## job 1876
==> flow/design.v (excerpt) <==
module hopselection(
clk_6M, rstz, p_033us,
regi_isMaster,
ps_pagerespTO,
fk_page,
scancase,
m_half_tslot_p,
connsnewslave, connsnewmaster,
txbit_period, rxbit_period,
fkset_p,   
psackfhs, pagetxfhs, pagetmp, pagerxackfhs ,
corre_threshold,
psrxfhs_succ_p,
psrxfhs,
pstxid,
m_tslot_p, ms_tslot_p,
ps_N_incr_p,
pageAB_2Npage_count, 
Atrain,
regi_interlace_offset, regi_page_k_nudge,
regi_AFH_mode,
regi_AFH_N, regi_AFH_channel_map,
ps, gips, is, giis, page, inquiry, mpr, spr, ir, conns,
prs_clock_frozen, prm_clock_frozen,
CLK, CLKE, CLKN, BD_ADDR,
counter_isFHS,
fk,
fk_chg_p, fk_chg_p_ff,
fk_pstxid
);
Size: roughly 270 I/O pins, about 0.018 mm2 of cells after synthesis.
==> flow/config.mk <==
export PLATFORM = sky130hd
export DESIGN_NAME = hopselection
export DESIGN_NICKNAME = hopselection
export VERILOG_FILES = /design/flow/design.v
export SDC_FILE = /design/flow/constraint.sdc
export NUM_CORES = 4
export LEC_CHECK = 0
export CAP_MARGIN = 40
export CELL_PAD_IN_SITES_GLOBAL_PLACEMENT = 0
export CORE_ASPECT_RATIO = 0.5
export CORE_MARGIN = 9
export CORE_UTILIZATION = 59
export CTS_CLUSTER_DIAMETER = 270
export CTS_CLUSTER_SIZE = 45
export PLACE_DENSITY_LB_ADDON = 0.3
export SETUP_SLACK_MARGIN = -1.01
export SLEW_MARGIN = 20
export TNS_END_PERCENT = 15
==> flow/constraint.sdc <==
create_clock -name core_clock -period 25.0 [get_ports {clk_6M}]
set_input_delay 5.0000 -clock core_clock [delete_from_list [all_inputs] [get_ports {clk_6M}]]
set_output_delay 5.0000 -clock core_clock [all_outputs]
set_load 0.01 [all_outputs]
run.sh (not shown) runs the stock make flow with config.mk's settings and CLKGATE_MAP_FILE=.
What job 9590 does differently from job 1876 at the input level:
Settings: CELL_PAD_IN_SITES_GLOBAL_PLACEMENT no longer set, was 0; CORE_MARGIN now 2, was 9; CAP_MARGIN now 20, was 40; PLACE_DENSITY now 0.57, previously not set; PLACE_DENSITY_LB_ADDON no longer set, was 0.3.
--- outcome ---
- Register-to-register slack ended up 0.10 ns higher on job 9590 than on job 1876.
- The lower number of diodes added for antenna fixing came out of job 1876.
- Compared with job 1876, in job 9590 die area fell about 15%, register share of total power rose by 0.2 points, clock-buffer cell count now smaller, first-pass detailed-route iteration total decreased 2, routed wire length now smaller.
- Per the comparison of job 9590 with job 1876, final worst-path cycle share rose 0.30 points, minimum clock period after layout has increased.
- For sequential group power, job 1876 and job 9590 come out practically identical.
#### Input delta (job 5071 over job 9590)
Settings: CORE_UTILIZATION changed from 59 to 40; CORE_ASPECT_RATIO removed (was 0.5); CAP_MARGIN changed from 20 to 35; SETUP_SLACK_MARGIN removed (was -1.01); TNS_END_PERCENT changed from 15 to 55; CTS_CLUSTER_SIZE changed from 45 to 83; CORE_MARGIN changed from 2 to 4; PLACE_DENSITY changed from 0.57 to 0.85; CTS_CLUSTER_DIAMETER removed (was 270).
On sequential share of layout area, the higher figure sits with job 9590, not job 5071. Job 9590 → job 5071: final worst-path setup slack lost 0.23 ns; total buffers and inverters traversed by the critical path lost 3; area inside the core boundary picked up an extra 48%; combinational gate area neither gained nor lost much. The run showing the greater number of stages on the worst setup path is job 5071. Relative to job 9590, job 5071 degrades total length of routed wires. Lower wire length of the first global-routing pass goes to job 9590 over job 5071. Job 5071 vs. job 9590: portion of total power attributed to combinational logic went up; total die size now sits higher; row count went up by 32.
Setup changes, job 5071 to job 5704
Settings: GPL_ROUTABILITY_DRIVEN now 0, previously not set; CORE_UTILIZATION now 18, was 40; PLACE_DENSITY now 0.6, was 0.85; CAP_MARGIN now 20, was 35; CORE_MARGIN now 2, was 4; CTS_CLUSTER_SIZE no longer set, was 83.
## What came out
Delta (job 5704 minus job 5071): logic depth of the worst setup path including buffers saw a decrease; combinational cell fraction of total power shrank by 0.3 points; first-pass GRT wire length down about 1.6%.
[inputs] job 1498 vs job 5704
Settings: CTS_CLUSTER_DIAMETER now 328, previously not set; SETUP_SLACK_MARGIN now -1.16, previously not set; CORE_UTILIZATION now 68, was 18; PLACE_DENSITY no longer set, was 0.6; GPL_ROUTABILITY_DRIVEN no longer set, was 0; CTS_CLUSTER_SIZE now 100, previously not set; TNS_END_PERCENT no longer set, was 55; CORE_MARGIN now 7, was 2.
--- outcome ---
Job 1498 vs. job 5704: maximum vdd drop went up by 0.051 mV.
The final reports for job 1498 and job 5704 show maximum number of pins on one net before global-route repair higher in the former.
When job 1498 is set beside job 5704, its via count of the first global-routing pass turns out to be about 10% larger.
Design area: job 1498 vs job 5704 down about 5.6%
Compared with job 5704, job 1498 shows a higher hold slack.
Compared with job 5704, job 1498 instantiates a smaller number of standard cells.
Job 1498 vs job 5704, sequential share of layout area went up by 1.2 points.
Job 5704 → job 1498: number of diodes added for antenna fixing went up; final cycle utilization of the critical path went down by 2.4 points; insertion delay to the later sink of the worst-skew pair moved down.
Relative to job 1498, the following input files were edited for job 9497:
Settings: CORE_UTILIZATION: 68 -> 45; CORE_MARGIN: 7 -> 2; SETUP_SLACK_MARGIN: -1.16 -> -1.11; PLACE_DENSITY_LB_ADDON: unset -> 0.3.
Results
Job 9497 ended with every stage complete and zero timing, DRC or antenna violations. Diff job 1498 -> job 9497 | placer's final routability congestion estimate | decrease of 1.4%. Compared with job 1498, job 9497 supports a higher clock frequency. Die area was lower in job 1498 than in job 9497. Of the two candidates, job 1498 has the better cell area after layout and job 9497 the worse one. Taking job 1498 over job 9497, the cell count ratio works out to 0.929. On overall power, job 9497 does better than job 1498. Of job 1498 and job 9497, the lower post-route core utilization belongs to job 9497. Cmp job 1498 and job 9497 / share of power burned in combinational logic / lower: job 9497. | internal cell power | job 9497 vs job 1498 | worse |.
Power is estimated from default activity; no workload was simulated.
